[design.v]
`timescale 1ns / 1ps
module synch_fifo #(
    parameter   FIFO_WIDTH = 32,                       
    parameter   FIFO_DEPTH = 16,                       
    parameter   FIFO_PTR = 4                           
) (
    input       clk,                                   
    input       rst_n,                                 
    input       fifo_wren,                             
    input       fifo_rden,                             
    input       [FIFO_WIDTH-1:0] fifo_wrdata,          
    output reg  [FIFO_WIDTH-1:0] fifo_rddata,          
    output      fifo_full,                             
    output      fifo_empty,                            
    output      [FIFO_PTR:0] fifo_room_avail,          
    output      [FIFO_PTR:0] fifo_data_avail           
);
reg [FIFO_WIDTH-1:0] mem [0:FIFO_DEPTH-1];       
reg [FIFO_PTR-1:0] wr_ptr, rd_ptr;               
reg [FIFO_PTR:0] count;                          
assign fifo_data_avail = count;
assign fifo_full = (count == FIFO_DEPTH - 1);        
assign fifo_empty = (count == 0);                
assign fifo_room_avail = FIFO_DEPTH - count;
always @(posedge clk or negedge rst_n) begin
    if (!rst_n) begin
        wr_ptr <= 0;
        rd_ptr <= 0;
        count <= 0;
    end else begin
        if (fifo_wren && !fifo_full && !fifo_rden) begin
            mem[wr_ptr] <= fifo_wrdata;
            wr_ptr <= (wr_ptr + 1) % FIFO_DEPTH;
            count <= count + 1;
        end
        if (fifo_rden && !fifo_wren && !fifo_empty) begin
            fifo_rddata <= mem[rd_ptr];
            rd_ptr <= (rd_ptr + 1) % FIFO_DEPTH;
            count <= count - 1;
        end
        if (fifo_wren && fifo_rden && !fifo_full) begin
            if (fifo_empty)
                fifo_rddata <= fifo_wrdata;
            else begin
                mem[wr_ptr] <= fifo_wrdata;
                fifo_rddata <= mem[rd_ptr];
                wr_ptr <= wr_ptr + 1;
                rd_ptr <= rd_ptr + 1;
            end
        end
    end
end
endmodule
[run.sh]
#!/bin/bash
# the make line also repeats each setting of config.mk as NAME=value (left out here)
make -C /OpenROAD-flow-scripts/flow DESIGN_CONFIG=/design/flow/config.mk WORK_HOME=/design/flow/orfs CLKGATE_MAP_FILE= finish
[config.mk]
export PLATFORM = sky130hd
export DESIGN_NAME = synch_fifo
export DESIGN_NICKNAME = synch_fifo
export VERILOG_FILES = /design/flow/design.v
export SDC_FILE = /design/flow/constraint.sdc
export NUM_CORES = 4
export LEC_CHECK = 0
export CAP_MARGIN = 20
export CORE_MARGIN = 2
export CORE_UTILIZATION = 72
export CTS_CLUSTER_SIZE = 15
export SETUP_SLACK_MARGIN = 0.42
export SLEW_MARGIN = 20
[constraint.sdc]
create_clock -name core_clock -period 2.75 [get_ports {clk}]
set_input_delay 0.5500 -clock core_clock [delete_from_list [all_inputs] [get_ports {clk}]]
set_output_delay 0.5500 -clock core_clock [all_outputs]
set_load 0.01 [all_outputs]
==> out/metrics.json, run 1 <==
{
  "outcome": {
    "run_status": "finished clean"
  },
  "die": {
    "chip_area_sq_mm": 0.0406,
    "core_sq_mm": 0.0386,
    "ports": 80,
    "floorplan.die.width_microns": 202,
    "die_height_microns": 202,
    "fp-utilization": 0.729,
    "fp-row-count": 72
  },
  "power": {
    "p_clk_frac": 0.209,
    "sw_frac_of_total": 0.377,
    "clock_net_power_w": 0.00746,
    "group_drawing_the_most_power": "combinational cells",
    "power.density_mw_per_mm2": 1060,
    "power.combinational.total_w": 0.0162,
    "power.net_switching_w": 0.0135,
    "power_report.internal_total_w": 0.0223,
    "max-vdd-ir-drop_mv": 1.03,
    "power.sequential.fraction": 0.337,
    "power.total_w": 0.0358,
    "p_comb_frac": 0.454,
    "power.leakage_nw": 12.0,
    "power.sequential.total_w": 0.0121
  },
  "final_timing": {
    "fmax_ghz": 0.385,
    "post_layout_min_period_ns": 2.60,
    "worst-slew-pin-transition_ns": 0.774,
    "fin_setup_tns_ns": 0,
    "rel_slew_slack": 0.482,
    "final_min_period_over_clock_period": 0.945,
    "finalHoldViolCount": 0,
    "fin_worst_skew_ns": 0.0281,
    "setup-violations-final": 0,
    "grt_setup_unrepaired": "yes",
    "pins_over_slew_limit": 0
  },
  "yosys": {
    "synth_nets": 1945,
    "syn_inst": 1897,
    "synth.most_common_cell": "sky130_fd_sc_hd__edfxtp_1",
    "syn_avg_cell_area_sq_um": 14.8,
    "yosys.area.top_type": "sky130_fd_sc_hd__edfxtp_1",
    "netlist.area_leader.share": 0.582,
    "synth.lib_cells_used.distinct": 69,
    "synth_area_sq_mm": 0.0281,
    "ys_top_cells_by_area": "sky130_fd_sc_hd__edfxtp_1 58%, sky130_fd_sc_hd__mux2_2 20%, sky130_fd_sc_hd__mux2i_1 1.7%",
    "xor_share": 0.00405,
    "yosys-stat-cells": 1897,
    "enable_flop_cells": 544,
    "ys_area_sq_mm": 0.0281,
    "async_flop_share": 0.0233,
    "yosys-top-cells-count": "544 x sky130_fd_sc_hd__edfxtp_1, 488 x sky130_fd_sc_hd__mux2_2, 78 x sky130_fd_sc_hd__buf_2",
    "synth_flops": 557,
    "compound_area_frac": 0.0914,
    "ys_seq_share": 0.593,
    "synthAdderAreaFrac": 0.00534,
    "topCombFamilyByArea": "multiplexers",
    "synth_warnings": 2,
    "synth.mux.area_fraction": 0.228,
    "ys_sh_simple": 0.0430,
    "postSynth.topFlopCell": "sky130_fd_sc_hd__edfxtp_1"
  },
  "worst_setup_path": {
    "r2r.worst_path.cells": 11,
    "worst_path_dominant_cell_family": "buffers and inverters",
    "crit_cells": 11,
    "timing.critical_path.from_type": "flop",
    "cp-end-kind": "flop",
    "worstSetupStartpoint": "count[1]",
    "critPathRequiredTime_ns": 3.12,
    "worstPathMaxFanout": 8,
    "endpoint_of_the_lowest_slack_register_to_register_path": "mem[6][5]",
    "cp_data_arrival_time_ns": 2.97,
    "critical_path.cell_chain": "inv_4 -> ha_4 -> nor3b_4 -> ha_4 -> buf_6 -> a21oi_4 -> buf_12 -> buf_12 -> nand3_4 -> buf_16 -> mux2_4",
    "crit_path_end": "mem[6][5]",
    "rrSetupSlack_ns": 0.15,
    "r2r_start": "count[1]",
    "cpMaxStageDelayCell": "sky130_fd_sc_hd__dfrtp_1",
    "path_class": "reg2reg",
    "timing.critical_path.slowest_cell_delay_ns": 0.39,
    "crit_buf_inv": 5
  },
  "drt": {
    "route.detailed.vias_per_inst": 7.69,
    "routed_via_count": 20255,
    "drc_errors": 0,
    "detail-route-antenna-nets": 0,
    "detailedRoute.firstIterationViolations": 3281,
    "finalWirelength_microns": 92300,
    "firstDrtPassIters": 8,
    "avgRoutedWirePerCell_microns": 35.0
  },
  "grt": {
    "grt_max_degree": 113,
    "globalRouteTotalUtil": 0.404,
    "first_global_vias": 19102,
    "first_pass_grt_wire_length_microns": 122000,
    "initial_antenna_violation_count": 3,
    "overflow": 0
  },
  "min_path": {
    "hold_path_class": "in2async"
  },
  "flow_run": {
    "stage_log_warnings": 44,
    "timing.max_cap.violations": 0
  },
  "placed_design": {
    "placement.io_buffers": 79,
    "post-dp-hpwl_microns": 45800,
    "globalplace.congestion": 0.839,
    "placed_cells_incl_taps": 2441
  },
  "final_layout": {
    "design.final.nets": 2122,
    "stdcell_count": 2635,
    "fillers": 1653,
    "syn2layout_area_growth_pct": 20.5
  },
  "clock_tree": {
    "numClockSinks": 557,
    "cts-buffers-inserted": 56,
    "worst_setup_hold_path_clk_slew_ns": 0.07,
    "h_tree_depth_reported_by_cts": 2,
    "cts_tree": "yes",
    "clockBufferDepth": 3,
    "clockRootBuffer": "sky130_fd_sc_hd__clkbuf_16",
    "clk-insertion-delay-late_ns": 0.64,
    "cts-hold-fix-buffers": 0
  }
}
-- stage by stage --
| stage | instance area (sq um) | hold WS [ns] | utilization | worst slack (ns) |
|---|---|---|---|---|
| after floorplan | 28200 | 0.254 | - | 0.107 |
| after global placement | 30100 | 0.542 | 0.780 | 0.0785 |
| after detailed placement | 30100 | 0.558 | 0.780 | 0.0256 |
| after CTS | 32700 | 0.183 | 0.848 | 0.247 |
| after global routing | 33900 | 0.219 | 0.878 | 0.135 |
| final | 33900 | 0.197 | 0.878 | 0.151 |
-- routing by layer --
layer  part of all wire  global-route usage  up-vias  wire (microns)
met5            0.00079                   0        -              73
met4              0.070               0.193        4            6450
met3               0.15              0.0826      495           14000
met2               0.45               0.636     1862           41500
met1               0.33               0.544     9917           30300
li1                   -                   -     7977               -
-- repair_timing --
| action | in CTS | in global routing |
|---|---|---|
| setup buffers | 42 | 21 |
| setup endpoints to repair | 530 | 582 |
| cloned | 6 | 24 |
| pin swaps | 14 | 20 |
| resized | 107 | 100 |
-- layout make-up --
cell class	count	area, sq um	area share
antenna	2	5.00	0.000148
clock buffer	68	1470	0.0433
clock inverter	31	249	0.00735
inverter	14	61.3	0.00181
multi-input combinational	1150	11000	0.325
sequential	557	16700	0.492
tap	518	648	0.0191
timing repair buffer	295	3760	0.111
==> run 2: changes to the inputs <==
Settings changed: CAP_MARGIN 20 to 5, CTS_CLUSTER_DIAMETER from default to 386, HOLD_SLACK_MARGIN from default to -0.09.
Clock period 2.75 ns to 2.76 ns, I/O delays scaled along.
==> out/metrics.json, run 2 <==
{
  "power": {
    "power_report.internal_total_w": 0.0206,
    "max-vdd-ir-drop_mv": 0.855,
    "group_drawing_the_most_power": "combinational cells",
    "power.leakage_nw": 11.5,
    "power.sequential.total_w": 0.0120,
    "p_clk_frac": 0.177,
    "power.combinational.total_w": 0.0151,
    "power.density_mw_per_mm2": 1010,
    "p_comb_frac": 0.459,
    "power.net_switching_w": 0.0123,
    "clock_net_power_w": 0.00582,
    "power.sequential.fraction": 0.364,
    "sw_frac_of_total": 0.374
  },
  "placed_design": {
    "pre_cts_ws_ns": 0.0337,
    "placement.io_buffers": 79,
    "globalplace.congestion": 0.859,
    "placed_cells_incl_taps": 2445,
    "post-dp-hpwl_microns": 46500
  },
  "final_timing": {
    "fin_setup_tns_ns": 0,
    "worst-slew-pin-transition_ns": 0.822,
    "pins_over_slew_limit": 0,
    "rel_slew_slack": 0.450,
    "grt_setup_unrepaired": "yes",
    "fin_worst_skew_ns": 0.0202,
    "fmax_ghz": 0.389,
    "finalWorstSetupSlack_ns": 0.187,
    "finalHoldViolCount": 0,
    "setup-violations-final": 0,
    "post_layout_min_period_ns": 2.57,
    "final_min_period_over_clock_period": 0.932
  },
  "final_layout": {
    "design.final.nets": 2080,
    "stdcell_count": 2558,
    "syn2layout_area_growth_pct": 16.3,
    "fillers": 1935
  },
  "worst_setup_path": {
    "crit_cells": 11,
    "endpoint_of_the_lowest_slack_register_to_register_path": "mem[3][12]",
    "cpMaxStageDelayCell": "sky130_fd_sc_hd__dfrtp_1",
    "critical_path.cell_chain": "inv_4 -> ha_4 -> nor3b_2 -> ha_2 -> buf_6 -> a21oi_4 -> buf_4 -> buf_16 -> nand3_4 -> clkbuf_16 -> mux2_2",
    "timing.critical_path.slowest_cell_delay_ns": 0.42,
    "worst_path_dominant_cell_family": "buffers and inverters",
    "path_class": "reg2reg",
    "timing.critical_path.from_type": "flop",
    "r2r.worst_path.cells": 11,
    "cp_data_arrival_time_ns": 2.92,
    "worstPathMaxFanout": 10,
    "crit_buf_inv": 5,
    "crit_path_end": "mem[3][12]",
    "r2r_start": "count[1]",
    "rrSetupSlack_ns": 0.19,
    "critPathRequiredTime_ns": 3.10,
    "cp-end-kind": "flop",
    "worstSetupStartpoint": "count[1]"
  },
  "yosys": {
    "ys_area_sq_mm": 0.0281,
    "ys_sh_simple": 0.0430,
    "yosys.area.top_type": "sky130_fd_sc_hd__edfxtp_1",
    "synth.lib_cells_used.distinct": 69,
    "postSynth.topFlopCell": "sky130_fd_sc_hd__edfxtp_1",
    "xor_share": 0.00405,
    "enable_flop_cells": 544,
    "synth_flops": 557,
    "syn_inst": 1897,
    "topCombFamilyByArea": "multiplexers",
    "ys_seq_share": 0.593,
    "ys_top_cells_by_area": "sky130_fd_sc_hd__edfxtp_1 58%, sky130_fd_sc_hd__mux2_2 20%, sky130_fd_sc_hd__mux2i_1 1.7%",
    "synth_area_sq_mm": 0.0281,
    "synth_warnings": 2,
    "synth.mux.area_fraction": 0.228,
    "synth.most_common_cell": "sky130_fd_sc_hd__edfxtp_1",
    "syn_avg_cell_area_sq_um": 14.8,
    "async_flop_share": 0.0233,
    "yosys-top-cells-count": "544 x sky130_fd_sc_hd__edfxtp_1, 488 x sky130_fd_sc_hd__mux2_2, 78 x sky130_fd_sc_hd__buf_2",
    "compound_area_frac": 0.0914,
    "synth_nets": 1945,
    "yosys-stat-cells": 1897,
    "netlist.area_leader.share": 0.582,
    "synthAdderAreaFrac": 0.00534
  },
  "clock_tree": {
    "h_tree_depth_reported_by_cts": 2,
    "cts-buffers-inserted": 43,
    "worst_setup_hold_path_clk_slew_ns": 0.07,
    "clockRootBuffer": "sky130_fd_sc_hd__clkbuf_16",
    "clk-insertion-delay-late_ns": 0.59,
    "cts_tree": "yes",
    "clockBufferDepth": 3,
    "numClockSinks": 557
  },
  "grt": {
    "first_pass_grt_wire_length_microns": 119000,
    "first_global_vias": 18713,
    "globalRouteTotalUtil": 0.395,
    "initial_antenna_violation_count": 1,
    "grt_max_degree": 113,
    "overflow": 0
  },
  "min_path": {
    "worst_hold_startpoint": "rst_n",
    "min_delay_worst_endpoint": "mem[2][16]",
    "holdPathStages": 1,
    "hold_path_class": "in2reg"
  },
  "outcome": {
    "run_status": "finished clean"
  },
  "drt": {
    "detail_route.antenna_diodes": 0,
    "finalWirelength_microns": 84700,
    "detailedRoute.firstIterationViolations": 2559,
    "drc_errors": 0,
    "routed_via_count": 19374,
    "avgRoutedWirePerCell_microns": 33.1,
    "firstDrtPassIters": 8,
    "route.detailed.vias_per_inst": 7.57,
    "detail-route-antenna-nets": 0
  },
  "die": {
    "core_sq_mm": 0.0386,
    "ports": 80,
    "chip_area_sq_mm": 0.0406,
    "floorplan.die.width_microns": 202,
    "fp-row-count": 72,
    "fp-utilization": 0.729,
    "die_height_microns": 202
  },
  "flow_run": {
    "stage_log_warnings": 40,
    "timing.max_cap.violations": 0
  }
}
run 2: cell type report:
cell class                 instances  area, sq um  share of cell area
clock buffer                      52         1150              0.0353
clock inverter                     1         16.3            0.000498
inverter                          14         55.1             0.00169
multi-input combinational       1150        10900               0.333
sequential                       557        16700               0.510
tap                              518          648              0.0198
timing repair buffer             266         3230              0.0989
run 2: per-stage QoR:
stage | util | area [sq um] | power [W] | hold WS (ns)
final | 0.847 | 32700 | 0.0329 | 0.374
after global routing | 0.847 | 32700 | 0.0336 | 0.377
after CTS | 0.828 | 31900 | 0.0312 | 0.376
after detailed placement | 0.780 | 30100 | 0.0245 | 0.557
after global placement | 0.780 | 30100 | 0.0242 | 0.544
after floorplan | - | 28200 | 0.0193 | 0.256
run 2: metal layers:
metal | vias to the layer above | global-route usage | routed length (microns)
met5 | - | 0 | 0
met4 | 0 | 0.180 | 4630
met3 | 355 | 0.0675 | 10500
met2 | 1492 | 0.633 | 39600
met1 | 9667 | 0.537 | 29900
li1 | 7860 | - | -
run 2: what timing repair did:
item,in CTS,in global routing
buffers inserted,29,15
setup endpoints to repair,352,547
pin swaps,12,18
hold buffers,0,0
resized,76,86
cloned,6,10
==> run 3: changes to the inputs <==
Settings changed: ABC_AREA from default to 1, CAP_MARGIN 5 to 15, CORE_UTILIZATION 72 to 68, CTS_CLUSTER_DIAMETER 386 to default, CTS_CLUSTER_SIZE 15 to default, HOLD_SLACK_MARGIN -0.09 to default, SETUP_SLACK_MARGIN 0.42 to 1.34.
Clock period 2.76 ns to 5.1 ns, I/O delays scaled along.
==> out/metrics.json, run 3 <==
{
  "yosys": {
    "yosys.area.top_type": "sky130_fd_sc_hd__edfxtp_1",
    "synth_nets": 3148,
    "ys_seq_share": 0.608,
    "compound_area_frac": 0.0972,
    "xor_share": 0.00288,
    "synth.lib_cells_used.distinct": 29,
    "ys_area_sq_mm": 0.0274,
    "synth_flops": 557,
    "ys_top_cells_by_area": "sky130_fd_sc_hd__edfxtp_1 60%, sky130_fd_sc_hd__nand2_1 18%, sky130_fd_sc_hd__o21ai_0 8.7%",
    "postSynth.topFlopCell": "sky130_fd_sc_hd__edfxtp_1",
    "async_flop_share": 0.0233,
    "synth.mux.area_fraction": 0,
    "syn_avg_cell_area_sq_um": 8.83,
    "synth_warnings": 2,
    "yosys-stat-cells": 3100,
    "synth_area_sq_mm": 0.0274,
    "synthAdderAreaFrac": 0.00548,
    "netlist.area_leader.share": 0.597,
    "synth.most_common_cell": "sky130_fd_sc_hd__nand2_1",
    "syn_inst": 3100,
    "yosys-top-cells-count": "1,307 x sky130_fd_sc_hd__nand2_1, 544 x sky130_fd_sc_hd__edfxtp_1, 474 x sky130_fd_sc_hd__o21ai_0",
    "ys_sh_simple": 0.242,
    "enable_flop_cells": 544,
    "topCombFamilyByArea": "simple AND/OR/NAND/NOR gates"
  },
  "worst_setup_path": {
    "r2r_start": "rd_ptr[0]",
    "cp-end-kind": "flop",
    "critPathRequiredTime_ns": 5.57,
    "r2r.worst_path.cells": 10,
    "endpoint_of_the_lowest_slack_register_to_register_path": "fifo_rddata[11]",
    "crit_buf_inv": 2,
    "cp_data_arrival_time_ns": 4.02,
    "critical-path-top-cell-by-count": "sky130_fd_sc_hd__nand2_1",
    "cpMaxStageDelayCell": "sky130_fd_sc_hd__nor2_4",
    "crit_path_end": "fifo_rddata[11]",
    "worst_path_dominant_cell_family": "simple AND/OR/NAND/NOR gates",
    "timing.critical_path.from_type": "flop",
    "rrSetupSlack_ns": 1.55,
    "crit_cells": 10,
    "worstPathMaxFanout": 19,
    "timing.critical_path.slowest_cell_delay_ns": 0.79,
    "critical_path.cell_chain": "inv_1 -> ha_1 -> nand2_1 -> nand3_1 -> nor2_4 -> buf_4 -> nand3_1 -> nand2_1 -> nand2_1 -> nand2_1",
    "path_class": "reg2reg",
    "worstSetupStartpoint": "rd_ptr[0]"
  },
  "grt": {
    "grtUsageMet1": 0.535,
    "grt_max_degree": 175,
    "initial_antenna_violation_count": 0,
    "grt.busiest_layer": "met2",
    "globalRouteTotalUtil": 0.387,
    "grt_use_met3": 0.0883,
    "first_global_vias": 20899,
    "groute.layer.met2.usage": 0.598,
    "first_pass_grt_wire_length_microns": 121000,
    "overflow": 0
  },
  "flow_run": {
    "stage_log_warnings": 39,
    "timing.max_cap.violations": 0
  },
  "final_timing": {
    "finalHoldViolCount": 0,
    "pins_over_slew_limit": 0,
    "fin_worst_skew_ns": 0.0318,
    "post_layout_min_period_ns": 3.55,
    "worst-slew-pin-transition_ns": 1.20,
    "grt_setup_unrepaired": "no",
    "finalWorstSetupSlack_ns": 1.55,
    "final_min_period_over_clock_period": 0.696,
    "whs_ns": 0.544,
    "fin_setup_tns_ns": 0,
    "setup-violations-final": 0,
    "rel_slew_slack": 0.196,
    "fmax_ghz": 0.282
  },
  "drt": {
    "drc_errors": 0,
    "detail-route-antenna-nets": 0,
    "route.detailed.vias_per_inst": 6.14,
    "detail_route.antenna_diodes": 0,
    "detailedRoute.firstIterationViolations": 3414,
    "avgRoutedWirePerCell_microns": 21.8,
    "finalWirelength_microns": 80000,
    "routed_via_count": 22510,
    "firstDrtPassIters": 6
  },
  "min_path": {
    "hold_path_class": "reg2reg",
    "holdPathStages": 1,
    "min_delay_worst_endpoint": "wr_ptr[3]",
    "worst_hold_startpoint": "wr_ptr[3]"
  },
  "placed_design": {
    "pre_cts_ws_ns": 1.54,
    "post-dp-hpwl_microns": 46200,
    "placement.io_buffers": 79,
    "placed_area_sq_mm": 0.0285,
    "globalplace.congestion": 0.858
  },
  "clock_tree": {
    "clockBufferDepth": 3,
    "worst_setup_hold_path_clk_slew_ns": 0.06,
    "h_tree_depth_reported_by_cts": 2,
    "numClockSinks": 557,
    "clockRootBuffer": "sky130_fd_sc_hd__clkbuf_16",
    "cts-resized-gates": 0,
    "clk-insertion-delay-late_ns": 0.63,
    "cts.repair_timing.setup_buffer_count": 0,
    "cts-hold-fix-buffers": 0,
    "cts_tree": "yes",
    "cts-buffers-inserted": 57
  },
  "outcome": {
    "run_status": "finished clean"
  },
  "power": {
    "group_drawing_the_most_power": "sequential cells",
    "power.combinational.total_w": 0.00553,
    "power.leakage_nw": 13.2,
    "clock_net_power_w": 0.00395,
    "power.sequential.fraction": 0.415,
    "max-vdd-ir-drop_mv": 0.460,
    "p_comb_frac": 0.341,
    "power.density_mw_per_mm2": 535,
    "power.sequential.total_w": 0.00672,
    "power.net_switching_w": 0.00611,
    "power_report.internal_total_w": 0.0101,
    "p_clk_frac": 0.244,
    "sw_frac_of_total": 0.377
  },
  "die": {
    "ports": 80,
    "floorplan.die.width_microns": 205,
    "die_height_microns": 205,
    "chip_area_sq_mm": 0.0419,
    "fp-utilization": 0.689,
    "fp-row-count": 73,
    "core_sq_mm": 0.0397
  },
  "final_layout": {
    "utilization": 0.762,
    "fillers": 2864,
    "syn2layout_area_growth_pct": 10.5,
    "design.final.nets": 3143,
    "layout.cell_area.non_filler_sq_mm": 0.0303,
    "comb_area_sq_mm": 0.00961,
    "seqCellArea_sq_mm": 0.0167
  }
}
-- run 3: final cells by class --
cell class,instances,area share
clock inverter,30,0.00529
tap,525,0.0217
timing repair buffer,128,0.0398
clock buffer,78,0.0518
multi-input combinational,2245,0.318
sequential,557,0.551
inverter,106,0.0131
-- run 3: layer usage --
layer / share of wire / vias up
li1: - / 10311
met2: 0.45 / 1554
met3: 0.14 / 235
met4: 0.043 / 0
met1: 0.37 / 10410
met5: 0 / -
-- run 3: through the flow --
step | instances | total power, W
2_1_floorplan | 3100 | 0.00992
3_3_place_gp | 3561 | 0.0119
3_5_place_dp | 3561 | 0.0121
4_1_cts | 3669 | 0.0160
5_1_grt | 3669 | 0.0169
6_report | 3669 | 0.0162
==> run 4: changes to the inputs <==
Settings changed: ABC_AREA 1 to default, CAP_MARGIN 15 to 20, SETUP_SLACK_MARGIN 1.34 to 1.87.
Clock period 5.1 ns to 6.51 ns, I/O delays scaled along.
==> out/metrics.json, run 4 <==
{
  "power": {
    "power.sequential.total_w": 0.00511,
    "power.density_mw_per_mm2": 421,
    "group_drawing_the_most_power": "sequential cells",
    "max-vdd-ir-drop_mv": 0.303,
    "power.sequential.fraction": 0.397,
    "sw_frac_of_total": 0.361,
    "p_clk_frac": 0.231,
    "p_comb_frac": 0.373,
    "power.total_w": 0.0129,
    "power.leakage_nw": 10.4,
    "power_report.internal_total_w": 0.00824,
    "power.combinational.total_w": 0.00481,
    "power.net_switching_w": 0.00465,
    "clock_net_power_w": 0.00297
  },
  "die": {
    "die_height_microns": 207,
    "ports": 80,
    "chip_area_sq_mm": 0.0430,
    "floorplan.die.width_microns": 207,
    "core_sq_mm": 0.0408,
    "fp-row-count": 74,
    "fp-utilization": 0.688
  },
  "worst_setup_path": {
    "critPathRequiredTime_ns": 6.86,
    "path_class": "in2reg",
    "crit_buf_inv": 2,
    "r2r.worst_path.cells": 8,
    "timing.critical_path.from_type": "input pin",
    "worstPathMaxFanout": 32,
    "critical_path.cell_chain": "clkdlybuf4s50_1 -> nand2_1 -> a21oi_4 -> buf_16 -> nand4_4 -> mux2_1",
    "endpoint_of_the_lowest_slack_register_to_register_path": "fifo_rddata[19]",
    "cp-end-kind": "flop",
    "cpMaxStageDelayCell": "sky130_fd_sc_hd__nand4_4",
    "timing.critical_path.slowest_cell_delay_ns": 0.78,
    "worstSetupStartpoint": "fifo_wren",
    "rrSetupSlack_ns": 2.68,
    "cp_data_arrival_time_ns": 4.19,
    "r2r_start": "rd_ptr[0]",
    "crit_cells": 6,
    "worst_path_dominant_cell_family": "simple AND/OR/NAND/NOR gates",
    "crit_path_end": "mem[12][27]"
  },
  "yosys": {
    "ys_sh_simple": 0.0430,
    "syn_avg_cell_area_sq_um": 14.8,
    "xor_share": 0.00405,
    "synth.most_common_cell": "sky130_fd_sc_hd__edfxtp_1",
    "syn_inst": 1897,
    "synth_nets": 1945,
    "ys_area_sq_mm": 0.0281,
    "netlist.area_leader.share": 0.582,
    "synth_area_sq_mm": 0.0281,
    "enable_flop_cells": 544,
    "yosys-stat-cells": 1897,
    "compound_area_frac": 0.0914,
    "yosys.area.top_type": "sky130_fd_sc_hd__edfxtp_1",
    "ys_top_cells_by_area": "sky130_fd_sc_hd__edfxtp_1 58%, sky130_fd_sc_hd__mux2_2 20%, sky130_fd_sc_hd__mux2i_1 1.7%",
    "async_flop_share": 0.0233,
    "topCombFamilyByArea": "multiplexers",
    "synthAdderAreaFrac": 0.00534,
    "synth_warnings": 2,
    "synth.mux.area_fraction": 0.228,
    "synth_flops": 557,
    "yosys-top-cells-count": "544 x sky130_fd_sc_hd__edfxtp_1, 488 x sky130_fd_sc_hd__mux2_2, 78 x sky130_fd_sc_hd__buf_2",
    "synth.lib_cells_used.distinct": 69,
    "ys_seq_share": 0.593,
    "postSynth.topFlopCell": "sky130_fd_sc_hd__edfxtp_1"
  },
  "final_timing": {
    "fmax_ghz": 0.261,
    "setup-violations-final": 0,
    "final_min_period_over_clock_period": 0.589,
    "rel_slew_slack": 0.176,
    "whs_ns": 0.571,
    "worst-slew-pin-transition_ns": 1.23,
    "grt_setup_unrepaired": "no",
    "finalHoldViolCount": 0,
    "fin_worst_skew_ns": 0.0183,
    "pins_over_slew_limit": 0,
    "post_layout_min_period_ns": 3.84,
    "fin_setup_tns_ns": 0
  },
  "grt": {
    "globalRouteTotalUtil": 0.338,
    "first_global_vias": 17405,
    "grt_max_degree": 174,
    "overflow": 0,
    "initial_antenna_violation_count": 0,
    "grtUsageMet1": 0.492,
    "first_pass_grt_wire_length_microns": 110000,
    "grt_use_met3": 0.0546,
    "grt.busiest_layer": "met2",
    "groute.layer.met2.usage": 0.536
  },
  "clock_tree": {
    "cts_tree": "yes",
    "cts-buffers-inserted": 57,
    "clockBufferDepth": 3,
    "cts-hold-fix-buffers": 0,
    "cts-resized-gates": 0,
    "h_tree_depth_reported_by_cts": 2,
    "worst_setup_hold_path_clk_slew_ns": 0.06,
    "numClockSinks": 557,
    "cts.repair_timing.setup_buffer_count": 0,
    "clk-insertion-delay-late_ns": 0.61,
    "clockRootBuffer": "sky130_fd_sc_hd__clkbuf_16"
  },
  "min_path": {
    "min_delay_worst_endpoint": "mem[13][9]",
    "hold_path_class": "reg2reg",
    "holdPathStages": 1,
    "worst_hold_startpoint": "mem[13][9]"
  },
  "final_layout": {
    "fillers": 2650,
    "design.final.nets": 1935,
    "syn2layout_area_growth_pct": 8.89,
    "layout.cell_area.non_filler_sq_mm": 0.0306
  },
  "placed_design": {
    "globalplace.congestion": 0.765,
    "post-dp-hpwl_microns": 38400,
    "placement.io_buffers": 79,
    "placed_area_sq_mm": 0.0289
  },
  "outcome": {
    "run_status": "finished clean"
  },
  "drt": {
    "route.detailed.vias_per_inst": 7.22,
    "routed_via_count": 17774,
    "detailedRoute.firstIterationViolations": 2238,
    "detail_route.antenna_diodes": 0,
    "avgRoutedWirePerCell_microns": 29.9,
    "firstDrtPassIters": 6,
    "detail-route-antenna-nets": 0,
    "drc_errors": 0,
    "finalWirelength_microns": 73700
  },
  "flow_run": {
    "timing.max_cap.violations": 0,
    "stage_log_warnings": 41
  }
}
==> run 4: per-stage QoR <==
step / setup WS (ns) / util / cells
final: 2.67 / 0.749 / 2462
after floorplan: 2.62 / - / 1897
after detailed placement: 1.78 / 0.708 / 2359
after global placement: 1.77 / 0.708 / 2359
after global routing: 2.62 / 0.749 / 2462
after CTS: 2.41 / 0.748 / 2461
==> run 4: metal layers <==
layer  vias to the layer above  wire length (microns)
li1                       7578                      -
met1                      9102                  30000
met4                         0                   2060
met2                       954                  34800
met3                       140                   6800
met5                         -                      0
==> run 4: cell type report <==
class	instances	area, sq um	share of cell area
clock buffer	78	1510	0.0492
clock inverter	24	128	0.00417
timing repair buffer	107	1060	0.0348
tap	532	666	0.0218
inverter	14	52.6	0.00172
multi-input combinational	1150	10500	0.343
sequential	557	16700	0.545
==> run 5: changes to the inputs <==
Settings changed: CORE_UTILIZATION 68 to 72, CTS_CLUSTER_DIAMETER from default to 84, SETUP_SLACK_MARGIN 1.87 to 0.37.
Clock period 6.51 ns to 2.76 ns, I/O delays scaled along.
==> out/metrics.json, run 5 <==
{
  "yosys": {
    "postSynth.topFlopCell": "sky130_fd_sc_hd__edfxtp_1",
    "synth.most_common_cell": "sky130_fd_sc_hd__edfxtp_1",
    "yosys.area.top_type": "sky130_fd_sc_hd__edfxtp_1",
    "ys_seq_share": 0.593,
    "yosys-top-cells-count": "544 x sky130_fd_sc_hd__edfxtp_1, 488 x sky130_fd_sc_hd__mux2_2, 78 x sky130_fd_sc_hd__buf_2",
    "ys_area_sq_mm": 0.0281,
    "synth_flops": 557,
    "ys_sh_simple": 0.0430,
    "synth_nets": 1945,
    "synth_area_sq_mm": 0.0281,
    "synth.lib_cells_used.distinct": 69,
    "compound_area_frac": 0.0914,
    "enable_flop_cells": 544,
    "syn_inst": 1897,
    "synth.mux.area_fraction": 0.228,
    "synthAdderAreaFrac": 0.00534,
    "async_flop_share": 0.0233,
    "xor_share": 0.00405,
    "yosys-stat-cells": 1897,
    "synth_warnings": 2,
    "ys_top_cells_by_area": "sky130_fd_sc_hd__edfxtp_1 58%, sky130_fd_sc_hd__mux2_2 20%, sky130_fd_sc_hd__mux2i_1 1.7%",
    "topCombFamilyByArea": "multiplexers",
    "syn_avg_cell_area_sq_um": 14.8,
    "netlist.area_leader.share": 0.582
  },
  "power": {
    "power.sequential.fraction": 0.352,
    "power.sequential.total_w": 0.0121,
    "max-vdd-ir-drop_mv": 0.931,
    "power.total_w": 0.0343,
    "group_drawing_the_most_power": "combinational cells",
    "power.net_switching_w": 0.0128,
    "power.density_mw_per_mm2": 1020,
    "sw_frac_of_total": 0.372,
    "clock_net_power_w": 0.00699,
    "p_clk_frac": 0.204,
    "power.leakage_nw": 11.9,
    "power_report.internal_total_w": 0.0215,
    "p_comb_frac": 0.444,
    "power.combinational.total_w": 0.0152
  },
  "worst_setup_path": {
    "cp-end-kind": "flop",
    "cpMaxStageDelayCell": "sky130_fd_sc_hd__dfrtp_2",
    "worstPathMaxFanout": 13,
    "rrSetupSlack_ns": 0.18,
    "critical-path-top-cell-by-count": "sky130_fd_sc_hd__buf_4",
    "path_class": "reg2reg",
    "timing.critical_path.from_type": "flop",
    "crit_cells": 10,
    "worstSetupStartpoint": "count[0]",
    "critical_path.cell_chain": "buf_4 -> ha_1 -> nand4b_4 -> nand2_2 -> a21oi_4 -> buf_4 -> buf_16 -> nand3_4 -> buf_12 -> mux2_2",
    "crit_path_end": "mem[5][10]",
    "crit_buf_inv": 4,
    "r2r.worst_path.cells": 10,
    "worst_path_dominant_cell_family": "buffers and inverters",
    "critPathRequiredTime_ns": 3.12,
    "r2r_start": "count[0]",
    "cp_data_arrival_time_ns": 2.94,
    "endpoint_of_the_lowest_slack_register_to_register_path": "mem[5][10]",
    "timing.critical_path.slowest_cell_delay_ns": 0.40
  },
  "final_timing": {
    "finalWorstSetupSlack_ns": 0.176,
    "rel_slew_slack": 0.427,
    "fmax_ghz": 0.387,
    "grt_setup_unrepaired": "yes",
    "setup-violations-final": 0,
    "worst-slew-pin-transition_ns": 0.857,
    "post_layout_min_period_ns": 2.58,
    "final_min_period_over_clock_period": 0.936,
    "finalHoldViolCount": 0,
    "pins_over_slew_limit": 0,
    "fin_worst_skew_ns": 0.0118,
    "fin_setup_tns_ns": 0
  },
  "final_layout": {
    "design.final.nets": 2110,
    "syn2layout_area_growth_pct": 19.1,
    "stdcell_count": 2621
  },
  "drt": {
    "finalWirelength_microns": 90000,
    "detail-route-antenna-nets": 0,
    "routed_via_count": 20000,
    "drc_errors": 0,
    "firstDrtPassIters": 6,
    "route.detailed.vias_per_inst": 7.63,
    "avgRoutedWirePerCell_microns": 34.4,
    "detailedRoute.firstIterationViolations": 3096
  },
  "grt": {
    "first_pass_grt_wire_length_microns": 121000,
    "first_global_vias": 19039,
    "overflow": 0,
    "grt_max_degree": 105,
    "globalRouteTotalUtil": 0.403,
    "initial_antenna_violation_count": 1
  },
  "placed_design": {
    "placed_cells_incl_taps": 2447,
    "post-dp-hpwl_microns": 47000,
    "placement.io_buffers": 79,
    "pre_cts_ws_ns": 0.0608,
    "globalplace.congestion": 0.845
  },
  "clock_tree": {
    "h_tree_depth_reported_by_cts": 2,
    "clockRootBuffer": "sky130_fd_sc_hd__clkbuf_16",
    "cts-hold-fix-buffers": 0,
    "cts-buffers-inserted": 56,
    "numClockSinks": 557,
    "worst_setup_hold_path_clk_slew_ns": 0.07,
    "clk-insertion-delay-late_ns": 0.62,
    "clockBufferDepth": 3,
    "cts_tree": "yes"
  },
  "flow_run": {
    "timing.max_cap.violations": 0,
    "stage_log_warnings": 41
  },
  "outcome": {
    "run_status": "finished clean"
  },
  "die": {
    "chip_area_sq_mm": 0.0406,
    "die_height_microns": 202,
    "ports": 80,
    "core_sq_mm": 0.0386,
    "fp-utilization": 0.729,
    "fp-row-count": 72,
    "floorplan.die.width_microns": 202
  },
  "min_path": {
    "hold_path_class": "in2async"
  }
}
[run 5: area by class of cell]
| cell class | count | area, sq um |
|---|---|---|
| diodes | 4 | 10.0 |
| clock buffers | 79 | 1510 |
| clock inverters | 16 | 76.3 |
| fillers | 1745 | 5110 |
| inverters | 14 | 57.6 |
| multi-input cells | 1150 | 10900 |
| flip-flops and latches | 557 | 16700 |
| well taps | 518 | 648 |
| repair buffers | 283 | 3530 |
[run 5: stage by stage]
| step | cell area, sq um | hold WS (ns) | utilization |
|---|---|---|---|
| 2_1_floorplan | 28200 | 0.256 | - |
| 3_3_place_gp | 30100 | 0.539 | 0.780 |
| 3_5_place_dp | 30100 | 0.552 | 0.780 |
| 4_1_cts | 32300 | 0.235 | 0.839 |
| 5_1_grt | 33400 | 0.273 | 0.867 |
| 6_report | 33400 | 0.256 | 0.867 |
[run 5: per-layer routing]
layer,up-vias,GRT usage,share of wire
met1,9904,0.549,0.34
met5,-,0,0.00014
li1,7946,-,-
met4,2,0.182,0.070
met3,427,0.0818,0.14
met2,1721,0.635,0.45
[run 5: repair_timing]
| item | in CTS | in global routing |
|---|---|---|
| gates resized | 62 | 111 |
| buffers inserted | 21 | 28 |
| gates cloned | 10 | 16 |
| pin swaps | 7 | 17 |
| setup endpoints to repair | 365 | 583 |
==> run 6: changes to the inputs <==
Settings changed: CORE_UTILIZATION 72 to 63, CTS_CLUSTER_DIAMETER 84 to default, SETUP_SLACK_MARGIN 0.37 to default.
Clock period 2.76 ns to 2.75 ns, I/O delays scaled along.
==> out/metrics.json, run 6 <==
{
  "power": {
    "sw_frac_of_total": 0.358,
    "p_clk_frac": 0.227,
    "power.net_switching_w": 0.0116,
    "clock_net_power_w": 0.00736,
    "max-vdd-ir-drop_mv": 1.18,
    "power.sequential.total_w": 0.0120,
    "power.sequential.fraction": 0.369,
    "group_drawing_the_most_power": "combinational cells",
    "power.density_mw_per_mm2": 1010,
    "power.combinational.total_w": 0.0131,
    "power_report.internal_total_w": 0.0208,
    "power.total_w": 0.0324,
    "p_comb_frac": 0.404,
    "power.leakage_nw": 11.2
  },
  "placed_design": {
    "post-dp-hpwl_microns": 48500,
    "placement.io_buffers": 79,
    "globalplace.congestion": 0.839,
    "placed_area_sq_mm": 0.0304
  },
  "yosys": {
    "xor_share": 0.00405,
    "synth_area_sq_mm": 0.0281,
    "ys_sh_simple": 0.0430,
    "synth_flops": 557,
    "ys_area_sq_mm": 0.0281,
    "ys_top_cells_by_area": "sky130_fd_sc_hd__edfxtp_1 58%, sky130_fd_sc_hd__mux2_2 20%, sky130_fd_sc_hd__mux2i_1 1.7%",
    "ys_seq_share": 0.593,
    "async_flop_share": 0.0233,
    "synthAdderAreaFrac": 0.00534,
    "synth_nets": 1945,
    "netlist.area_leader.share": 0.582,
    "enable_flop_cells": 544,
    "syn_avg_cell_area_sq_um": 14.8,
    "topCombFamilyByArea": "multiplexers",
    "yosys-stat-cells": 1897,
    "synth.lib_cells_used.distinct": 69,
    "synth.most_common_cell": "sky130_fd_sc_hd__edfxtp_1",
    "compound_area_frac": 0.0914,
    "yosys.area.top_type": "sky130_fd_sc_hd__edfxtp_1",
    "syn_inst": 1897,
    "synth.mux.area_fraction": 0.228,
    "yosys-top-cells-count": "544 x sky130_fd_sc_hd__edfxtp_1, 488 x sky130_fd_sc_hd__mux2_2, 78 x sky130_fd_sc_hd__buf_2",
    "postSynth.topFlopCell": "sky130_fd_sc_hd__edfxtp_1",
    "synth_warnings": 2
  },
  "die": {
    "fp-utilization": 0.637,
    "ports": 80,
    "core_sq_mm": 0.0441,
    "chip_area_sq_mm": 0.0463,
    "floorplan.die.width_microns": 215,
    "die_height_microns": 215,
    "fp-row-count": 77
  },
  "worst_setup_path": {
    "cpMaxStageDelayCell": "sky130_fd_sc_hd__clkdlybuf4s50_1",
    "crit_buf_inv": 3,
    "worstSetupStartpoint": "count[1]",
    "worstPathMaxFanout": 8,
    "cp_data_arrival_time_ns": 2.11,
    "r2r_start": "rd_ptr[1]",
    "r2r.worst_path.cells": 8,
    "worst_path_dominant_cell_family": "buffers and inverters",
    "critical_path.cell_chain": "buf_4 -> ha_1 -> nand4b_4 -> inv_2 -> clkdlybuf4s50_1",
    "endpoint_of_the_lowest_slack_register_to_register_path": "fifo_rddata[15]",
    "rrSetupSlack_ns": 0.10,
    "critPathRequiredTime_ns": 2.20,
    "timing.critical_path.from_type": "flop",
    "crit_cells": 5,
    "crit_path_end": "fifo_full",
    "path_class": "reg2out",
    "cp-end-kind": "output port",
    "timing.critical_path.slowest_cell_delay_ns": 0.53
  },
  "clock_tree": {
    "worst_setup_hold_path_clk_slew_ns": 0.06,
    "cts-buffers-inserted": 58,
    "cts_tree": "yes",
    "clockBufferDepth": 3,
    "h_tree_depth_reported_by_cts": 2,
    "numClockSinks": 557,
    "clockRootBuffer": "sky130_fd_sc_hd__clkbuf_16",
    "clk-insertion-delay-late_ns": 0.62
  },
  "outcome": {
    "run_status": "finished clean"
  },
  "final_layout": {
    "seqCellArea_sq_mm": 0.0167,
    "syn2layout_area_growth_pct": 14.6,
    "comb_area_sq_mm": 0.0105,
    "layout.cell_area.non_filler_sq_mm": 0.0322,
    "design.final.nets": 2053,
    "fillers": 2920
  },
  "drt": {
    "avgRoutedWirePerCell_microns": 29.8,
    "detailedRoute.firstIterationViolations": 2537,
    "finalWirelength_microns": 78700,
    "detail-route-antenna-nets": 0,
    "detail_route.antenna_diodes": 0,
    "firstDrtPassIters": 8,
    "drc_errors": 0,
    "routed_via_count": 18538,
    "route.detailed.vias_per_inst": 7.02
  },
  "final_timing": {
    "setup-violations-final": 0,
    "grt_setup_unrepaired": "no",
    "post_layout_min_period_ns": 2.66,
    "finalHoldViolCount": 0,
    "fmax_ghz": 0.376,
    "rel_slew_slack": 0.524,
    "fin_worst_skew_ns": 0.0131,
    "whs_ns": 0.295,
    "final_min_period_over_clock_period": 0.966,
    "pins_over_slew_limit": 0,
    "worst-slew-pin-transition_ns": 0.712
  },
  "grt": {
    "grt_max_degree": 83,
    "first_global_vias": 18252,
    "globalRouteTotalUtil": 0.338,
    "initial_antenna_violation_count": 0,
    "overflow": 0,
    "first_pass_grt_wire_length_microns": 118000
  },
  "flow_run": {
    "timing.max_cap.violations": 0,
    "stage_log_warnings": 35
  },
  "min_path": {
    "hold_path_class": "in2async"
  }
}
run 6: area by class of cell:
class | instances | area share
clock buffer | 82 | 0.0498
clock inverter | 22 | 0.00377
inverter | 14 | 0.00163
multi-input combinational | 1150 | 0.327
sequential | 557 | 0.518
tap | 592 | 0.0230
timing repair buffer | 224 | 0.0770
run 6: stage by stage:
stage | worst slack, ns | instances | utilization | TNS (ns)
final | 0.0927 | 2641 | 0.730 | 0
after global routing | 0.00383 | 2641 | 0.730 | 0
after CTS | 0.0134 | 2638 | 0.728 | 0
after detailed placement | -0.0508 | 2532 | 0.689 | -0.0508
after global placement | -0.0331 | 2532 | 0.689 | -0.0331
after floorplan | 0.0517 | 1897 | - | 0
run 6: per-layer routing:
layer,part of all wire,global-route usage,up-vias
li1,-,-,7820
met2,0.47,0.538,1070
met3,0.096,0.0497,167
met1,0.40,0.484,9481
met5,0,0,-
met4,0.029,0.109,0
run 6: repair_timing:
item / 4_1_cts / 5_1_grt
setup buffers: 2 / 3
hold buffers: 0 / 0
gates resized: 2 / 8
endpoints found under the setup margin: 2 / 8
endpoints found under the hold margin: 0 / 0
pin swaps: 1 / 2
==> run 7: changes to the inputs <==
Settings changed: CAP_MARGIN 20 to 30, CORE_UTILIZATION 63 to 26, CTS_CLUSTER_DIAMETER from default to 190, GPL_TIMING_DRIVEN from default to 0, SLEW_MARGIN 20 to 40.
Clock period 2.75 ns to 10.0 ns, I/O delays scaled along.
==> out/metrics.json, run 7 <==
{
  "yosys": {
    "ys_area_sq_mm": 0.0281,
    "synth.lib_cells_used.distinct": 69,
    "syn_inst": 1897,
    "synth_flops": 557,
    "yosys-top-cells-count": "544 x sky130_fd_sc_hd__edfxtp_1, 488 x sky130_fd_sc_hd__mux2_2, 78 x sky130_fd_sc_hd__buf_2",
    "syn_avg_cell_area_sq_um": 14.8,
    "yosys.area.top_type": "sky130_fd_sc_hd__edfxtp_1",
    "ys_top_cells_by_area": "sky130_fd_sc_hd__edfxtp_1 58%, sky130_fd_sc_hd__mux2_2 20%, sky130_fd_sc_hd__mux2i_1 1.7%",
    "netlist.area_leader.share": 0.582,
    "synth_warnings": 2,
    "enable_flop_cells": 544,
    "yosys-stat-cells": 1897,
    "topCombFamilyByArea": "multiplexers",
    "synth_area_sq_mm": 0.0281,
    "compound_area_frac": 0.0914,
    "postSynth.topFlopCell": "sky130_fd_sc_hd__edfxtp_1",
    "synth.mux.area_fraction": 0.228,
    "xor_share": 0.00405,
    "ys_sh_simple": 0.0430,
    "synth_nets": 1945,
    "async_flop_share": 0.0233,
    "synthAdderAreaFrac": 0.00534,
    "synth.most_common_cell": "sky130_fd_sc_hd__edfxtp_1",
    "ys_seq_share": 0.593
  },
  "grt": {
    "first_pass_grt_wire_length_microns": 148000,
    "initial_antenna_violation_count": 9,
    "first_global_vias": 19470,
    "globalRouteTotalUtil": 0.187,
    "overflow": 0,
    "grt_max_degree": 83
  },
  "clock_tree": {
    "cts.repair_timing.setup_buffer_count": 0,
    "worst_setup_hold_path_clk_slew_ns": 0.06,
    "clockBufferDepth": 3,
    "clockRootBuffer": "sky130_fd_sc_hd__clkbuf_16",
    "numClockSinks": 557,
    "cts-buffers-inserted": 60,
    "h_tree_depth_reported_by_cts": 2,
    "cts_tree": "yes",
    "clk-insertion-delay-late_ns": 0.67,
    "cts-hold-fix-buffers": 0,
    "cts-resized-gates": 0
  },
  "die": {
    "ports": 80,
    "chip_area_sq_mm": 0.111,
    "core_sq_mm": 0.107,
    "die_height_microns": 333,
    "fp-row-count": 120,
    "fp-utilization": 0.262,
    "floorplan.die.width_microns": 333
  },
  "placed_design": {
    "pre_cts_ws_ns": 5.13,
    "post-dp-hpwl_microns": 68500,
    "placement.io_buffers": 79,
    "placed_area_sq_mm": 0.0310,
    "globalplace.congestion": 0.907
  },
  "worst_setup_path": {
    "worst_path_dominant_cell_family": "buffers and inverters",
    "critical_path.cell_chain": "clkbuf_1 -> inv_1 -> ha_1 -> nor3b_1 -> ha_1 -> inv_1 -> clkdlybuf4s50_1",
    "cp-end-kind": "output port",
    "timing.critical_path.from_type": "flop",
    "crit_buf_inv": 4,
    "critPathRequiredTime_ns": 8.00,
    "endpoint_of_the_lowest_slack_register_to_register_path": "fifo_rddata[31]",
    "cp_data_arrival_time_ns": 2.56,
    "worstSetupStartpoint": "count[1]",
    "r2r_start": "count[1]",
    "r2r.worst_path.cells": 11,
    "worstPathMaxFanout": 7,
    "timing.critical_path.slowest_cell_delay_ns": 0.52,
    "path_class": "reg2out",
    "crit_path_end": "fifo_room_avail[4]",
    "rrSetupSlack_ns": 6.30,
    "cpMaxStageDelayCell": "sky130_fd_sc_hd__clkdlybuf4s50_1",
    "crit_cells": 7
  },
  "final_layout": {
    "syn2layout_area_growth_pct": 17.2,
    "layout.cell_area.non_filler_sq_mm": 0.0329,
    "design.final.nets": 2099
  },
  "drt": {
    "finalWirelength_microns": 107000,
    "avgRoutedWirePerCell_microns": 30.6,
    "route.detailed.vias_per_inst": 5.61,
    "detail-route-antenna-nets": 0,
    "routed_via_count": 19643,
    "detailedRoute.firstIterationViolations": 3026,
    "drc_errors": 0,
    "firstDrtPassIters": 6
  },
  "power": {
    "power.leakage_nw": 11.1,
    "power_report.internal_total_w": 0.00566,
    "p_clk_frac": 0.231,
    "power.combinational.total_w": 0.00417,
    "max-vdd-ir-drop_mv": 0.177,
    "group_drawing_the_most_power": "combinational cells",
    "power.net_switching_w": 0.00399,
    "sw_frac_of_total": 0.413,
    "clock_net_power_w": 0.00223,
    "p_comb_frac": 0.433,
    "power.density_mw_per_mm2": 293,
    "power.total_w": 0.00965,
    "power.sequential.fraction": 0.337,
    "power.sequential.total_w": 0.00325
  },
  "flow_run": {
    "stage_log_warnings": 33,
    "timing.max_cap.violations": 0
  },
  "min_path": {
    "hold_path_class": "reg2reg",
    "worst_hold_startpoint": "mem[0][21]",
    "min_delay_worst_endpoint": "mem[0][21]",
    "holdPathStages": 1
  },
  "final_timing": {
    "pins_over_slew_limit": 0,
    "post_layout_min_period_ns": 4.56,
    "setup-violations-final": 0,
    "fmax_ghz": 0.219,
    "finalWorstSetupSlack_ns": 5.44,
    "finalHoldViolCount": 0,
    "final_min_period_over_clock_period": 0.456,
    "worst-slew-pin-transition_ns": 0.899,
    "fin_worst_skew_ns": 0.0298,
    "rel_slew_slack": 0.401,
    "grt_setup_unrepaired": "no"
  },
  "outcome": {
    "run_status": "finished clean"
  }
}
run 7: per-stage QoR:
step,instances,hold slack (ns),util,TNS [ns]
3_3_place_gp,3379,0.544,0.286,-5954.91
4_1_cts,3502,0.566,0.307,0
5_1_grt,3502,0.580,0.307,0
3_5_place_dp,3392,0.551,0.290,0
6_report,3503,0.565,0.307,0
2_1_floorplan,1897,0.527,-,0
run 7: cell type report:
class / instances / area, sq um
timing repair buffer: 92 / 1080
clock buffer: 69 / 1540
inverter: 14 / 52.6
antenna: 1 / 2.50
clock inverter: 41 / 367
sequential: 557 / 16700
tap: 1403 / 1760
buffer: 176 / 990
multi-input combinational: 1150 / 10500
fill: 10548 / 74100
run 7: per-layer routing:
layer / part of all wire / up-vias / track usage
met3: 0.12 / 319 / 0.0604
li1: - / 7939 / -
met4: 0.062 / 14 / 0.104
met2: 0.44 / 1297 / 0.285
met5: 0.00080 / - / 0
met1: 0.37 / 10074 / 0.233
==> run 8: changes to the inputs <==
Settings changed: ABC_AREA from default to 1, CAP_MARGIN 30 to 20, CORE_ASPECT_RATIO from default to 0.91, CORE_UTILIZATION 26 to 72, CTS_CLUSTER_DIAMETER 190 to 194, CTS_CLUSTER_SIZE from default to 14, GPL_TIMING_DRIVEN 0 to default, PLACE_DENSITY_LB_ADDON from default to 0.14, SETUP_SLACK_MARGIN from default to 0.37, SLEW_MARGIN 40 to 20.
Clock period 10.0 ns to 2.76 ns, I/O delays scaled along.
==> out/metrics.json, run 8 <==
{
  "worst_setup_path": {
    "rrSetupSlack_ns": 0.25,
    "worst_path_dominant_cell_family": "buffers and inverters",
    "critical_path.cell_chain": "inv_2 -> ha_4 -> nand2_1 -> nor2_1 -> ha_2 -> nand2_2 -> nand3_4 -> buf_12 -> nor2_4 -> buf_6 -> nand2_8 -> clkbuf_16 -> o21ai_0",
    "crit_buf_inv": 4,
    "path_class": "reg2reg",
    "endpoint_of_the_lowest_slack_register_to_register_path": "mem[11][5]",
    "r2r.worst_path.cells": 13,
    "cpMaxStageDelayCell": "sky130_fd_sc_hd__dfrtp_1",
    "crit_path_end": "mem[11][5]",
    "worstSetupStartpoint": "count[1]",
    "cp_data_arrival_time_ns": 2.90,
    "timing.critical_path.from_type": "flop",
    "cp-end-kind": "flop",
    "r2r_start": "count[1]",
    "timing.critical_path.slowest_cell_delay_ns": 0.37,
    "crit_cells": 13,
    "worstPathMaxFanout": 9,
    "critPathRequiredTime_ns": 3.15
  },
  "yosys": {
    "compound_area_frac": 0.0972,
    "postSynth.topFlopCell": "sky130_fd_sc_hd__edfxtp_1",
    "ys_area_sq_mm": 0.0274,
    "yosys.area.top_type": "sky130_fd_sc_hd__edfxtp_1",
    "synthAdderAreaFrac": 0.00548,
    "netlist.area_leader.share": 0.597,
    "syn_avg_cell_area_sq_um": 8.83,
    "ys_sh_simple": 0.242,
    "xor_share": 0.00288,
    "enable_flop_cells": 544,
    "synth.mux.area_fraction": 0,
    "topCombFamilyByArea": "simple AND/OR/NAND/NOR gates",
    "synth.most_common_cell": "sky130_fd_sc_hd__nand2_1",
    "ys_seq_share": 0.608,
    "yosys-stat-cells": 3100,
    "syn_inst": 3100,
    "synth_area_sq_mm": 0.0274,
    "ys_top_cells_by_area": "sky130_fd_sc_hd__edfxtp_1 60%, sky130_fd_sc_hd__nand2_1 18%, sky130_fd_sc_hd__o21ai_0 8.7%",
    "async_flop_share": 0.0233,
    "synth.lib_cells_used.distinct": 29,
    "synth_flops": 557,
    "yosys-top-cells-count": "1,307 x sky130_fd_sc_hd__nand2_1, 544 x sky130_fd_sc_hd__edfxtp_1, 474 x sky130_fd_sc_hd__o21ai_0",
    "synth_nets": 3148,
    "synth_warnings": 2
  },
  "placed_design": {
    "post-dp-hpwl_microns": 48400,
    "globalplace.congestion": 0.881,
    "placement.io_buffers": 79,
    "placed_area_sq_mm": 0.0291
  },
  "final_layout": {
    "seqCellArea_sq_mm": 0.0167,
    "comb_area_sq_mm": 0.00981,
    "design.final.nets": 3241,
    "fillers": 2105,
    "utilization": 0.833,
    "layout.cell_area.non_filler_sq_mm": 0.0314,
    "syn2layout_area_growth_pct": 14.7
  },
  "die": {
    "ports": 80,
    "fp-utilization": 0.727,
    "core_sq_mm": 0.0377,
    "die_height_microns": 190,
    "floorplan.die.width_microns": 208,
    "chip_area_sq_mm": 0.0396,
    "fp-row-count": 68
  },
  "clock_tree": {
    "cts-buffers-inserted": 45,
    "cts-hold-fix-buffers": 0,
    "clockRootBuffer": "sky130_fd_sc_hd__clkbuf_16",
    "clockBufferDepth": 3,
    "worst_setup_hold_path_clk_slew_ns": 0.08,
    "numClockSinks": 557,
    "cts_tree": "yes",
    "clk-insertion-delay-late_ns": 0.61,
    "h_tree_depth_reported_by_cts": 2
  },
  "grt": {
    "first_pass_grt_wire_length_microns": 128000,
    "grt_max_degree": 97,
    "globalRouteTotalUtil": 0.429,
    "initial_antenna_violation_count": 2,
    "first_global_vias": 22624,
    "overflow": 0
  },
  "power": {
    "power.combinational.total_w": 0.0119,
    "p_clk_frac": 0.196,
    "power.leakage_nw": 13.8,
    "max-vdd-ir-drop_mv": 0.819,
    "p_comb_frac": 0.393,
    "power.net_switching_w": 0.0120,
    "power.density_mw_per_mm2": 968,
    "sw_frac_of_total": 0.395,
    "power.sequential.total_w": 0.0125,
    "group_drawing_the_most_power": "sequential cells",
    "power.sequential.fraction": 0.411,
    "clock_net_power_w": 0.00597,
    "power_report.internal_total_w": 0.0184,
    "power.total_w": 0.0304
  },
  "final_timing": {
    "setup-violations-final": 0,
    "worst-slew-pin-transition_ns": 0.734,
    "final_min_period_over_clock_period": 0.909,
    "pins_over_slew_limit": 0,
    "grt_setup_unrepaired": "yes",
    "fmax_ghz": 0.399,
    "fin_setup_tns_ns": 0,
    "fin_worst_skew_ns": 0.0377,
    "rel_slew_slack": 0.509,
    "finalHoldViolCount": 0,
    "post_layout_min_period_ns": 2.51
  },
  "drt": {
    "drc_errors": 0,
    "detailedRoute.firstIterationViolations": 4501,
    "route.detailed.vias_per_inst": 6.65,
    "firstDrtPassIters": 8,
    "avgRoutedWirePerCell_microns": 25.0,
    "detail-route-antenna-nets": 0,
    "routed_via_count": 24648,
    "finalWirelength_microns": 92500
  },
  "outcome": {
    "run_status": "finished clean"
  },
  "min_path": {
    "hold_path_class": "in2async"
  },
  "flow_run": {
    "timing.max_cap.violations": 0,
    "stage_log_warnings": 35
  }
}
-- run 8: final cells by class --
class,count,area share
multi-input cells,2247,0.312
well taps,490,0.0195
flip-flops and latches,557,0.530
repair buffers,236,0.0858
clock buffers,61,0.0378
inverters,106,0.0129
clock inverters,3,0.000717
diodes,6,0.000478
-- run 8: metrics by stage --
stage	hold slack, ns	setup slack [ns]	std cells
after floorplan	0.256	0.408	3100
after global placement	0.523	0.229	3572
after detailed placement	0.531	0.123	3572
after CTS	0.299	0.177	3653
after global routing	0.319	0.167	3701
final	0.345	0.251	3706
-- run 8: what timing repair did --
item                       in CTS  in global routing
setup endpoints to repair     512                384
gates cloned                    4                 16
pin swaps                       6                  9
resized                        35                 71
buffers inserted               13                 31
-- run 8: routing by layer --
layer	up-vias	global-route usage	share of wire
li1	10497	-	-
met4	3	0.227	0.077
met3	616	0.129	0.19
met1	11077	0.561	0.31
met2	2455	0.655	0.42
met5	-	0	0.00061
==> run 9: changes to the inputs <==
Settings changed: ABC_AREA 1 to default, CAP_MARGIN 20 to 35, CELL_PAD_IN_SITES_GLOBAL_PLACEMENT from default to 2, CORE_ASPECT_RATIO 0.91 to default, CORE_UTILIZATION 72 to 40, CTS_CLUSTER_DIAMETER 194 to 266, CTS_CLUSTER_SIZE 14 to default, GPL_ROUTABILITY_DRIVEN from default to 0, GPL_TIMING_DRIVEN from default to 0, HOLD_SLACK_MARGIN from default to 0.24, MIN_ROUTING_LAYER from default to met2, PLACE_DENSITY_LB_ADDON 0.14 to 0.05, SETUP_SLACK_MARGIN 0.37 to 0.69.
Clock period 2.76 ns to 3.7 ns, I/O delays scaled along.
==> out/metrics.json, run 9 <==
{
  "final_timing": {
    "setup-violations-final": 0,
    "rel_slew_slack": 0.312,
    "fmax_ghz": 0.322,
    "finalHoldViolCount": 0,
    "grt_setup_unrepaired": "yes",
    "fin_worst_skew_ns": 0.0334,
    "final_min_period_over_clock_period": 0.839,
    "worst-slew-pin-transition_ns": 1.03,
    "pins_over_slew_limit": 0,
    "post_layout_min_period_ns": 3.10,
    "fin_setup_tns_ns": 0
  },
  "clock_tree": {
    "clockBufferDepth": 3,
    "clockRootBuffer": "sky130_fd_sc_hd__clkbuf_16",
    "h_tree_depth_reported_by_cts": 3,
    "cts-buffers-inserted": 68,
    "clk-insertion-delay-late_ns": 0.66,
    "worst_setup_hold_path_clk_slew_ns": 0.06,
    "numClockSinks": 557,
    "cts_tree": "yes",
    "cts-hold-fix-buffers": 0
  },
  "worst_setup_path": {
    "cp_data_arrival_time_ns": 3.47,
    "rrSetupSlack_ns": 0.60,
    "r2r.worst_path.cells": 7,
    "r2r_start": "rd_ptr[2]",
    "crit_path_end": "fifo_rddata[4]",
    "crit_buf_inv": 4,
    "worstSetupStartpoint": "rd_ptr[2]",
    "timing.critical_path.slowest_cell_delay_ns": 0.64,
    "critical_path.cell_chain": "buf_2 -> inv_2 -> clkbuf_1 -> buf_6 -> a21oi_1 -> nor4_1 -> nor2_1",
    "worst_path_dominant_cell_family": "buffers and inverters",
    "cpMaxStageDelayCell": "sky130_fd_sc_hd__inv_2",
    "crit_cells": 7,
    "timing.critical_path.from_type": "flop",
    "critPathRequiredTime_ns": 4.07,
    "cp-end-kind": "flop",
    "path_class": "reg2reg",
    "worstPathMaxFanout": 10,
    "endpoint_of_the_lowest_slack_register_to_register_path": "fifo_rddata[4]"
  },
  "power": {
    "power_report.internal_total_w": 0.0160,
    "power.leakage_nw": 11.4,
    "max-vdd-ir-drop_mv": 0.477,
    "clock_net_power_w": 0.00655,
    "power.net_switching_w": 0.0125,
    "power.sequential.fraction": 0.307,
    "sw_frac_of_total": 0.439,
    "power.density_mw_per_mm2": 864,
    "power.sequential.total_w": 0.00877,
    "p_comb_frac": 0.464,
    "power.combinational.total_w": 0.0133,
    "p_clk_frac": 0.229,
    "group_drawing_the_most_power": "combinational cells"
  },
  "die": {
    "chip_area_sq_mm": 0.0724,
    "fp-utilization": 0.403,
    "core_sq_mm": 0.0698,
    "ports": 80,
    "floorplan.die.width_microns": 269,
    "die_height_microns": 269,
    "fp-row-count": 97
  },
  "yosys": {
    "ys_top_cells_by_area": "sky130_fd_sc_hd__edfxtp_1 58%, sky130_fd_sc_hd__mux2_2 20%, sky130_fd_sc_hd__mux2i_1 1.7%",
    "yosys-top-cells-count": "544 x sky130_fd_sc_hd__edfxtp_1, 488 x sky130_fd_sc_hd__mux2_2, 78 x sky130_fd_sc_hd__buf_2",
    "synth_area_sq_mm": 0.0281,
    "ys_sh_simple": 0.0430,
    "postSynth.topFlopCell": "sky130_fd_sc_hd__edfxtp_1",
    "compound_area_frac": 0.0914,
    "syn_inst": 1897,
    "synth.most_common_cell": "sky130_fd_sc_hd__edfxtp_1",
    "synth.mux.area_fraction": 0.228,
    "syn_avg_cell_area_sq_um": 14.8,
    "netlist.area_leader.share": 0.582,
    "xor_share": 0.00405,
    "synth_warnings": 2,
    "ys_area_sq_mm": 0.0281,
    "synth.lib_cells_used.distinct": 69,
    "topCombFamilyByArea": "multiplexers",
    "enable_flop_cells": 544,
    "yosys.area.top_type": "sky130_fd_sc_hd__edfxtp_1",
    "ys_seq_share": 0.593,
    "synthAdderAreaFrac": 0.00534,
    "async_flop_share": 0.0233,
    "synth_flops": 557,
    "synth_nets": 1945,
    "yosys-stat-cells": 1897
  },
  "placed_design": {
    "placed_area_sq_mm": 0.0305,
    "post-dp-hpwl_microns": 71100,
    "placement.io_buffers": 79,
    "placed_cells_incl_taps": 2936
  },
  "drt": {
    "drc_errors": 0,
    "firstDrtPassIters": 14,
    "routed_via_count": 25558,
    "detail-route-antenna-nets": 0,
    "detailedRoute.firstIterationViolations": 6217,
    "route.detailed.vias_per_inst": 8.27,
    "avgRoutedWirePerCell_microns": 38.1,
    "finalWirelength_microns": 118000
  },
  "final_layout": {
    "seqCellArea_sq_mm": 0.0167,
    "syn2layout_area_growth_pct": 17.8,
    "fillers": 6146,
    "design.final.nets": 2124,
    "layout.cell_area.non_filler_sq_mm": 0.0331,
    "comb_area_sq_mm": 0.0106,
    "stdcell_count": 3090
  },
  "grt": {
    "first_pass_grt_wire_length_microns": 158000,
    "initial_antenna_violation_count": 2,
    "grt_max_degree": 99,
    "first_global_vias": 27896,
    "overflow": 0,
    "globalRouteTotalUtil": 0.484
  },
  "outcome": {
    "run_status": "finished clean"
  },
  "flow_run": {
    "stage_log_warnings": 35,
    "timing.max_cap.violations": 0
  },
  "min_path": {
    "hold_path_class": "in2async"
  }
}
-- run 9: per-layer routing --
| layer | GRT usage | share of wire |
|---|---|---|
| met2 | 0.533 | 0.44 |
| met3 | 0.630 | 0.42 |
| met4 | 0.173 | 0.12 |
| met5 | 0.324 | 0.021 |
| met1 | - | 0 |
-- run 9: timing repair --
item,in CTS,in global routing
gates cloned,0,0
pin swaps,1,1
gates resized,57,81
setup endpoints to repair,140,348
setup buffers,4,6
-- run 9: area by class of cell --
class | instances | area share
antenna | 25 | 0.00189
buffer | 176 | 0.0363
clock buffer | 92 | 0.0555
clock inverter | 27 | 0.00590
inverter | 14 | 0.00182
multi-input combinational | 1150 | 0.322
sequential | 557 | 0.504
tap | 940 | 0.0356
timing repair buffer | 109 | 0.0379
-- run 9: through the flow --
stage	utilization	setup slack [ns]	total power, W	hold WS, ns
after floorplan	-	0.712	0.0144	0.444
after global placement	0.431	-21.54	0.0202	0.544
after detailed placement	0.437	-0.179	0.0202	0.554
after CTS	0.469	0.647	0.0267	0.298
after global routing	0.473	0.647	0.0287	0.318
final	0.474	0.596	0.0286	0.287
Power is estimated from default activity; no workload was simulated.
